==> inputs of 09-03 <==
==> flow/design.v (excerpt) <==
module cordic_pipeline_rtl( clock, reset, ce, angle_in, sin_out, cos_out, valid_out );
parameter integer W = 12;  
parameter FXP_MUL = 1024;  
parameter PIPE_LATENCY = 15;  
input clock, reset, ce;
input signed [W-1:0] angle_in;  
output signed [W-1:0] sin_out, cos_out;
output valid_out;
wire signed [11:0] atan[0:10];  
assign atan[0] = 12'sd804;
assign atan[1] = 12'sd475;
assign atan[2] = 12'sd251;
assign atan[3] = 12'sd127;
assign atan[4] = 12'sd64;
assign atan[5] = 12'sd32;
assign atan[6] = 12'sd16;
assign atan[7] = 12'sd8;
assign atan[8] = 12'sd4;
assign atan[9] = 12'sd2;
assign atan[10] = 12'sd1;
wire signed [W-1:0] sin_tab [0:11];
wire signed [W-1:0] cos_tab [0:11];
wire signed [W-1:0] t_angle_tab [0:11];  
wire signed [W-1:0] angle_tab [0:11];
reg unsigned [4:0] valid_cnt;  
always@(posedge clock)
begin
if ( reset == 1'b0 )
valid_cnt <= PIPE_LATENCY;  
else
if( ( valid_cnt != 0 ) && ( ce == 1'b1 ) )
valid_cnt <= valid_cnt - 1;  
end
assign valid_out = ( valid_cnt == 0 )? 1'b1 : 1'b0;  
assign cos_tab[0] = 1.0 * FXP_MUL;
assign sin_tab[0] = 0;
assign angle_tab[0] = 0;
assign t_angle_tab[0] = angle_in;
cordic_step #(0) cordic_step_0 ( clock, ce, sin_tab[0], cos_tab[0], angle_tab[0], t_angle_tab[0], atan[0],
sin_tab[1], cos_tab[1], angle_tab[1], t_angle_tab[1] );
cordic_step #(1) cordic_step_1 ( clock, ce, sin_tab[1], cos_tab[1], angle_tab[1], t_angle_tab[1], atan[1],
sin_tab[2], cos_tab[2], angle_tab[2], t_angle_tab[2] );
  ...
clock: 4.5 ns
lec_check: 0
cap_margin: 15
cell_pad_in_sites_detail_placement: 1
core_aspect_ratio: 1.03
core_margin: 2
core_utilization: 40
cts_cluster_diameter: 189
slew_margin: 20
run.sh (not shown) runs the stock make flow with config.mk's settings and CLKGATE_MAP_FILE=.
==> inputs of 08-07, as changes to 09-03 <==
- CAP_MARGIN: 15 -> 20
- CELL_PAD_IN_SITES_DETAIL_PLACEMENT: 1 -> unset
- CORE_ASPECT_RATIO: 1.03 -> unset
- CORE_UTILIZATION: 40 -> 72
- CTS_CLUSTER_DIAMETER: 189 -> unset
- SETUP_SLACK_MARGIN: unset -> -0.24
==> flow/constraint.sdc (replaced) <==
create_clock -name core_clock -period 4.12 [get_ports {clock}]
set_input_delay 0.8240 -clock core_clock [delete_from_list [all_inputs] [get_ports {clock}]]
set_output_delay 0.8240 -clock core_clock [all_outputs]
set_load 0.01 [all_outputs]
==> comparison table <==
Outcome: 09-03 complete, no violations; 08-07 failed layout checks
Layout check failures: 09-03 -; 08-07 setup timing
Placed standard-cell area: 09-03 0.0375 sq mm; 08-07 0.0375 sq mm
Critical Path RT: 09-03 4.84 ns; 08-07 4.50 ns
TritonCTS Buffers: 09-03 71; 08-07 59
Reg-to-reg startpoint: 09-03 cordic_step_7.t_angle_out[1]; 08-07 cordic_step_2.angle_out[2]
Number of fillers in the final layout: 09-03 9314; 08-07 2642
Area share of buffers outside the clock network: 09-03 1.99%; 08-07 3.93%
CTS H-tree depth: 09-03 3; 08-07 2
Cell row count: 09-03 110; 08-07 81
Number of warnings in the stage logs: 09-03 66; 08-07 67
Met1 usage: 09-03 15.4%; 08-07 26.1%
Crit Reg-Reg Endpoint: 09-03 cordic_step_8.sin_out[11]; 08-07 cordic_step_3.angle_out[11]
Metal2 WL: 09-03 38.3 mm; 08-07 38.4 mm
Met1 WL: 09-03 26.2 mm; 08-07 23.8 mm
Tapcell count: 09-03 1176; 08-07 664
Vert. Die Dim: 09-03 306 um; 08-07 226 um
Highest attainable clock frequency: 09-03 235 MHz; 08-07 238 MHz
Length of the first detailed-routing pass in iterations: 09-03 4; 08-07 5

==> inputs of job 4992 <==
==> flow/design.v <==
module cordic_step ( clock, ce, sin_in, cos_in, angle_in, t_angle, atan,
sin_out, cos_out, angle_out, t_angle_out );
parameter integer step = 0;  
parameter integer W = 12;  
input clock, ce;
input signed [W-1:0] sin_in, cos_in, angle_in, t_angle, atan;
output reg signed [W-1:0] sin_out, cos_out, angle_out, t_angle_out;
always @ (posedge clock)
begin
if( ce == 1'b1 )
begin
if(t_angle >= angle_in)
begin
cos_out <= cos_in - (sin_in >>> step);
sin_out <= ((cos_in >>> step) + sin_in);
angle_out <= angle_in + atan;
end
else if (t_angle < angle_in)
begin
cos_out <= cos_in + (sin_in >>> step);
sin_out <= -(cos_in >>> step) + sin_in;
angle_out <= angle_in - atan;
end
t_angle_out <= t_angle;
end  
end
endmodule
module mul_Kn(clock, ce, value_in, value_out, t_angle );
parameter integer W = 12;  
parameter FXP_SHIFT = 10;  
input clock, ce;
input signed[W-1:0] value_in, t_angle;
output reg signed[W-1:0] value_out;
reg signed [2*W-1:0] val, val_0, val_2, val_4, val_5, val_7, val_7_9_d, val_9;  
reg signed [2*W-1:0] val_0_2, val_4_5, val_7_9, val_0_2_4_5, val_0_2_4_5_7_9;  
always @ (posedge clock)
begin
if( ce == 1'b1 )
begin
val = value_in; val_0 <= val; val_2 <= val << 2; val_4 <= val << 4;
val_5 <= val << 5; val_7 <= val << 7; val_9 <= val << 9;
val_0_2 <= val_0 - val_2; val_4_5 <= val_4 - val_5; val_7_9 <= val_7 + val_9;
val_0_2_4_5 <= val_0_2 + val_4_5;
val_7_9_d <= val_7_9;  
val_0_2_4_5_7_9 = val_0_2_4_5 + val_7_9_d;
value_out <= val_0_2_4_5_7_9 >>> FXP_SHIFT;
end
end
endmodule
module cordic_pipeline_rtl( clock, reset, ce, angle_in, sin_out, cos_out, valid_out );
parameter integer W = 12;  
parameter FXP_MUL = 1024;  
parameter PIPE_LATENCY = 15;  
input clock, reset, ce;
input signed [W-1:0] angle_in;  
output signed [W-1:0] sin_out, cos_out;
output valid_out;
wire signed [11:0] atan[0:10];  
assign atan[0] = 12'sd804;
assign atan[1] = 12'sd475;
assign atan[2] = 12'sd251;
assign atan[3] = 12'sd127;
assign atan[4] = 12'sd64;
assign atan[5] = 12'sd32;
assign atan[6] = 12'sd16;
assign atan[7] = 12'sd8;
assign atan[8] = 12'sd4;
assign atan[9] = 12'sd2;
assign atan[10] = 12'sd1;
wire signed [W-1:0] sin_tab [0:11];
wire signed [W-1:0] cos_tab [0:11];
wire signed [W-1:0] t_angle_tab [0:11];  
wire signed [W-1:0] angle_tab [0:11];
reg unsigned [4:0] valid_cnt;  
always@(posedge clock)
begin
if ( reset == 1'b0 )
valid_cnt <= PIPE_LATENCY;  
else
if( ( valid_cnt != 0 ) && ( ce == 1'b1 ) )
valid_cnt <= valid_cnt - 1;  
end
assign valid_out = ( valid_cnt == 0 )? 1'b1 : 1'b0;  
assign cos_tab[0] = 1.0 * FXP_MUL;
assign sin_tab[0] = 0;
assign angle_tab[0] = 0;
assign t_angle_tab[0] = angle_in;
cordic_step #(0) cordic_step_0 ( clock, ce, sin_tab[0], cos_tab[0], angle_tab[0], t_angle_tab[0], atan[0],
sin_tab[1], cos_tab[1], angle_tab[1], t_angle_tab[1] );
cordic_step #(1) cordic_step_1 ( clock, ce, sin_tab[1], cos_tab[1], angle_tab[1], t_angle_tab[1], atan[1],
sin_tab[2], cos_tab[2], angle_tab[2], t_angle_tab[2] );
cordic_step #(2) cordic_step_2 ( clock, ce, sin_tab[2], cos_tab[2], angle_tab[2], t_angle_tab[2], atan[2],
sin_tab[3], cos_tab[3], angle_tab[3], t_angle_tab[3] );
cordic_step #(3) cordic_step_3 ( clock, ce, sin_tab[3], cos_tab[3], angle_tab[3], t_angle_tab[3], atan[3],
sin_tab[4], cos_tab[4], angle_tab[4], t_angle_tab[4] );
cordic_step #(4) cordic_step_4 ( clock, ce, sin_tab[4], cos_tab[4], angle_tab[4], t_angle_tab[4], atan[4],
sin_tab[5], cos_tab[5], angle_tab[5], t_angle_tab[5] );
cordic_step #(5) cordic_step_5 ( clock, ce, sin_tab[5], cos_tab[5], angle_tab[5], t_angle_tab[5], atan[5],
sin_tab[6], cos_tab[6], angle_tab[6], t_angle_tab[6] );
cordic_step #(6) cordic_step_6 ( clock, ce, sin_tab[6], cos_tab[6], angle_tab[6], t_angle_tab[6], atan[6],
sin_tab[7], cos_tab[7], angle_tab[7], t_angle_tab[7] );
cordic_step #(7) cordic_step_7 ( clock, ce, sin_tab[7], cos_tab[7], angle_tab[7], t_angle_tab[7], atan[7],
sin_tab[8], cos_tab[8], angle_tab[8], t_angle_tab[8] );
cordic_step #(8) cordic_step_8 ( clock, ce, sin_tab[8], cos_tab[8], angle_tab[8], t_angle_tab[8], atan[8],
sin_tab[9], cos_tab[9], angle_tab[9], t_angle_tab[9] );
cordic_step #(9) cordic_step_9 ( clock, ce, sin_tab[9], cos_tab[9], angle_tab[9], t_angle_tab[9], atan[9],
sin_tab[10], cos_tab[10], angle_tab[10], t_angle_tab[10] );
cordic_step #(10)cordic_step_10( clock, ce, sin_tab[10], cos_tab[10], angle_tab[10], t_angle_tab[10],
atan[10], sin_tab[11], cos_tab[11], angle_tab[11], t_angle_tab[11] );
mul_Kn mul_Kn_sin ( clock, ce, sin_tab[11], sin_out, t_angle_tab[11] );
mul_Kn mul_Kn_cos ( clock, ce, cos_tab[11], cos_out, t_angle_tab[11] );
endmodule
==> flow/run.sh <==
#!/bin/bash
# the make line also repeats each setting of config.mk as NAME=value (left out here)
make -C /OpenROAD-flow-scripts/flow DESIGN_CONFIG=/design/flow/config.mk WORK_HOME=/design/flow/orfs CLKGATE_MAP_FILE= finish
==> flow/config.mk <==
export PLATFORM = sky130hd
export DESIGN_NAME = cordic_pipeline_rtl
export DESIGN_NICKNAME = cordic_pipeline_rtl
export VERILOG_FILES = /design/flow/design.v
export SDC_FILE = /design/flow/constraint.sdc
export NUM_CORES = 4
export LEC_CHECK = 0
export CAP_MARGIN = 15
export CELL_PAD_IN_SITES_DETAIL_PLACEMENT = 0
export CELL_PAD_IN_SITES_GLOBAL_PLACEMENT = 3
export CORE_ASPECT_RATIO = 1.03
export CORE_MARGIN = 3
export CORE_UTILIZATION = 68
export CTS_CLUSTER_DIAMETER = 189
export GPL_ROUTABILITY_DRIVEN = 1
export GPL_TIMING_DRIVEN = 0
export MIN_ROUTING_LAYER = met2
export PLACE_DENSITY_LB_ADDON = 0.09
export SETUP_SLACK_MARGIN = -0.37
export SLEW_MARGIN = 40
==> flow/constraint.sdc <==
create_clock -name core_clock -period 4.5 [get_ports {clock}]
set_input_delay 0.9000 -clock core_clock [delete_from_list [all_inputs] [get_ports {clock}]]
set_output_delay 0.9000 -clock core_clock [all_outputs]
set_load 0.01 [all_outputs]
==> job 7536: changes against job 4992 <==
Settings changed: ABC_AREA set to 1, CAP_MARGIN 15 to 20, CELL_PAD_IN_SITES_DETAIL_PLACEMENT 0 to unset, CELL_PAD_IN_SITES_GLOBAL_PLACEMENT 3 to unset, CORE_ASPECT_RATIO 1.03 to unset, CORE_MARGIN 3 to 2, CORE_UTILIZATION 68 to 70, CTS_CLUSTER_DIAMETER 189 to unset, GPL_ROUTABILITY_DRIVEN 1 to unset, GPL_TIMING_DRIVEN 0 to unset, MIN_ROUTING_LAYER met2 to unset, PLACE_DENSITY set to 0.64, PLACE_DENSITY_LB_ADDON 0.09 to unset, SETUP_SLACK_MARGIN -0.37 to -0.22, SLEW_MARGIN 40 to 20.
==> flow/constraint.sdc (replaced) <==
create_clock -name core_clock -period 3.73 [get_ports {clock}]
set_input_delay 0.7460 -clock core_clock [delete_from_list [all_inputs] [get_ports {clock}]]
set_output_delay 0.7460 -clock core_clock [all_outputs]
set_load 0.01 [all_outputs]
==> results <==
- Job 4992 failed in global placement without I/O (3_1_place_gp_skip_io), error FLW-0024. Job 7536 finished but fails on setup timing.
- Between job 4992 and job 7536, the lower synthesized area is in job 4992 (gap 1.1%, measured against job 7536).
- In job 7536 the die area is smaller than in job 4992, by about 3.4%.
- Synthesized cell count: job 7536 is higher than job 4992 (about 13%).
==> figures <==
| item | job 4992 | job 7536 |
|---|---|---|
| Simple logic cell fraction of the synthesized area | 7.26% | 10.2% |
| Post-synthesis compound-gate area fraction | 11.4% | 8.41% |
| Parity-gate share of the synthesized area counting xor and xnor cells | 8.26% | 8.40% |
| Post-synth net total | 3474 | 3866 |
| Synthesized area per cell | 11.9 um^2 | 10.6 um^2 |
| Run status | did not finish | failed layout checks |
| Failing step | global placement without I/O (3_1_place_gp_skip_io) | - |
| Layout check failures | - | setup timing |
| Mapped cell area | 0.0354 mm^2 | 0.0358 mm^2 |
| Yosys cell count | 2975 | 3367 |
| Number of distinct library cells after synthesis | 98 | 47 |
| Die outline height | 237 um | 230 um |
| Yosys chip area | 0.0354 mm^2 | 0.0358 mm^2 |
